## top_module_d11
module top_module_d11(
    i_clk,
    i_reset,
    i_start,
    i_load,
    i_enc_dec,
    i_pt1,
    i_pt2,
    i_key1,
    i_key2,
    i_r,
    o_ct1,
    o_ct2,
    o_done
);
clock: 6.0 ns
lec_check: 0
cap_margin: 20
cell_pad_in_sites_detail_placement: 0
cell_pad_in_sites_global_placement: 2
core_aspect_ratio: 1.73
core_margin: 8
core_utilization: 40
cts_cluster_size: 36
gpl_routability_driven: 0
max_routing_layer: met5
slew_margin: 5
tns_end_percent: 65
run.sh (not shown) runs the stock make flow with config.mk's settings and CLKGATE_MAP_FILE=.
The baseline ran to the end with no violations.
Rerun with:
Settings changed: CELL_PAD_IN_SITES_DETAIL_PLACEMENT 0 to unset, CELL_PAD_IN_SITES_GLOBAL_PLACEMENT 2 to unset, CORE_ASPECT_RATIO 1.73 to unset, CORE_MARGIN 8 to 2, CORE_UTILIZATION 40 to 58, CTS_CLUSTER_SIZE 36 to unset, GPL_ROUTABILITY_DRIVEN 0 to unset, MAX_ROUTING_LAYER met5 to unset, SLEW_MARGIN 5 to 20, TNS_END_PERCENT 65 to unset.
Clock period 6.0 ns to 4.04 ns, I/O delays scaled along.
After rerunning:
- The changed run completed, yet does not pass: setup timing
- global-route usage climbs by 13 points
- sequential share of layout area drops by 3.3 points
- register-to-register slack degrades by 0.74 ns
- core utilization climbs by 31 points
- routed wire length drops by 6.4%
- worst hold slack degrades by 0.032 ns
- setup slack degrades by 0.30 ns
- die area drops by about 35%
- final cell count climbs by about 1.5%
- cell area climbs by 12%
Rerun with:
Settings changed: CORE_UTILIZATION 58 to 66, MAX_ROUTING_LAYER set to met4.
Clock period 4.04 ns to 4.52 ns, I/O delays scaled along.
=> The changed run finished but failed the layout checks on setup timing. Die area goes down by roughly a tenth. Setup slack is better by 0.052 ns.

* * *

Starting RTL as in the previous note.
Settings: LEC_CHECK=0, CAP_MARGIN=20, CELL_PAD_IN_SITES_DETAIL_PLACEMENT=0, CORE_ASPECT_RATIO=1.8, CORE_MARGIN=5, CORE_UTILIZATION=48, GPL_ROUTABILITY_DRIVEN=0, GPL_TIMING_DRIVEN=1, MIN_ROUTING_LAYER=met2, PLACE_DENSITY_LB_ADDON=0.11, SETUP_SLACK_MARGIN=0.93, SLEW_MARGIN=40; clock period 3.51 ns.
The first run ended with an error in 5_1_grt (GRT-0232).
Change:
ABC_AREA = 1   (was not set)
CAP_MARGIN = 25   (was 20)
CELL_PAD_IN_SITES_DETAIL_PLACEMENT = 1   (was 0)
CELL_PAD_IN_SITES_GLOBAL_PLACEMENT = 3   (was not set)
CORE_ASPECT_RATIO = 1.46   (was 1.8)
CORE_MARGIN = 4   (was 5)
CORE_UTILIZATION = 30   (was 48)
CTS_CLUSTER_DIAMETER = 132   (was not set)
GPL_ROUTABILITY_DRIVEN = not set   (was 0)
GPL_TIMING_DRIVEN = not set   (was 1)
HOLD_SLACK_MARGIN = 0.02   (was not set)
PLACE_DENSITY = 0.35   (was not set)
PLACE_DENSITY_LB_ADDON = not set   (was 0.11)
SETUP_SLACK_MARGIN = not set   (was 0.93)
SLEW_MARGIN = 35   (was 40)
After rerunning: Now the flow completed and failed the layout checks on negative setup slack; area after synthesis grows by 4.7%; die size grows by 64%; synthesized cell count came out higher by 33%.
Change:
ABC_AREA = 0   (was 1)
CELL_PAD_IN_SITES_DETAIL_PLACEMENT = not set   (was 1)
CORE_MARGIN = 8   (was 4)
CTS_CLUSTER_DIAMETER = 134   (was 132)
HOLD_SLACK_MARGIN = 0.01   (was 0.02)
MIN_ROUTING_LAYER = not set   (was met2)
PLACE_DENSITY = 0.4   (was 0.35)
SLEW_MARGIN = 25   (was 35)
Outcome: The changed run completed, yet does not pass: negative setup slack; setup slack gets better by 0.49 ns; area after synthesis decreases by a few percent; via count is lower by well over a third; wire length falls by about a fifth; core utilization increases by 2.7 points; die area falls slightly; global-route usage fell by 23 points.
Change:
CORE_UTILIZATION = 68   (was 30)
CTS_CLUSTER_SIZE = 14   (was not set)
PLACE_DENSITY = not set   (was 0.4)
clock period = 2.4 ns   (was 3.51 ns; I/O delays follow)
The new run did not get past 3_1_place_gp_skip_io on GPL-0301.
Die area goes down by 54%.
Synthesized area is unchanged.
Synthesized cell count does not change.
Change:
ABC_AREA = 1   (was 0)
CORE_ASPECT_RATIO = 0.89   (was 1.46)
CORE_UTILIZATION = 30   (was 68)
CTS_CLUSTER_SIZE = not set   (was 14)
PLACE_DENSITY = 0.95   (was not set)
clock period = 3.51 ns   (was 2.4 ns; I/O delays follow)
What happened: The new run produced a layout that fails on negative setup slack; die size grows by about 130%; area after synthesis came out higher by 4.7%; synthesized cell count went up by 33%.

* * *

run A:
top_module_d11 again, from the RTL that the note above started with.
// top_module_d11
module top_module_d11(
    i_clk,
    i_reset,
    i_start,
    i_load,
    i_enc_dec,
    i_pt1,
    i_pt2,
    i_key1,
    i_key2,
    i_r,
    o_ct1,
    o_ct2,
    o_done
);
make LEC_CHECK=0 ABC_AREA=1 CAP_MARGIN=25 CELL_PAD_IN_SITES_GLOBAL_PLACEMENT=0 CORE_ASPECT_RATIO=0.71 CORE_MARGIN=2 CORE_UTILIZATION=58 CTS_CLUSTER_DIAMETER=253 HOLD_SLACK_MARGIN=0.01 SETUP_SLACK_MARGIN=-0.22 SLEW_MARGIN=25 finish   # period 3.34 ns
Although run A finished all stages, its layout failed final checks on setup timing.
Changes in run B relative to run A:
- ABC_AREA: 1 -> unset
- CORE_UTILIZATION: 58 -> 40
- CAP_MARGIN: 25 -> 20
- SETUP_SLACK_MARGIN: -0.22 -> 0.1
- CELL_PAD_IN_SITES_GLOBAL_PLACEMENT: 0 -> unset
- HOLD_SLACK_MARGIN: 0.01 -> unset
- SLEW_MARGIN: 25 -> 20
- CORE_ASPECT_RATIO: 0.71 -> unset
- CTS_CLUSTER_DIAMETER: 253 -> unset
- the clock period (ns, I/O delays scaled along): 3.34 -> 6.0
Notes after the runs:
- Run A → run B: compound-gate portion of the synthesized area shows no meaningful change, highest net fanout along the worst path shows an increase of 1, pin count of the biggest net entering global routing shows a reduction of 13, post-synth area from yosys stat shows a reduction of about 4.5%.
- Run A has a higher instance count on the critical path than run B.
- Delta (run B minus run A): area after synthesis fell by about 4.5%; setup slack increased 1370 ps.
- Run B vs run A, timing startpoint of the critical path: rnd_cnt[2] vs rnd_cnt[1]
- Of run A and run B, only run B finishes the flow clean.
Input changes introduced in run C (baseline for comparison: run B):
- CORE_UTILIZATION now 16, was 40
- the clock period (ns, I/O delays scaled along) now 7.21, was 6.0
==> results <==
Run B → run C: aggregate global-route resource usage down 16 points, pre-CTS setup slack +280 ps, number of top-level pins now sits at about the same level, largest fanout of any net on the critical path grew by 28.
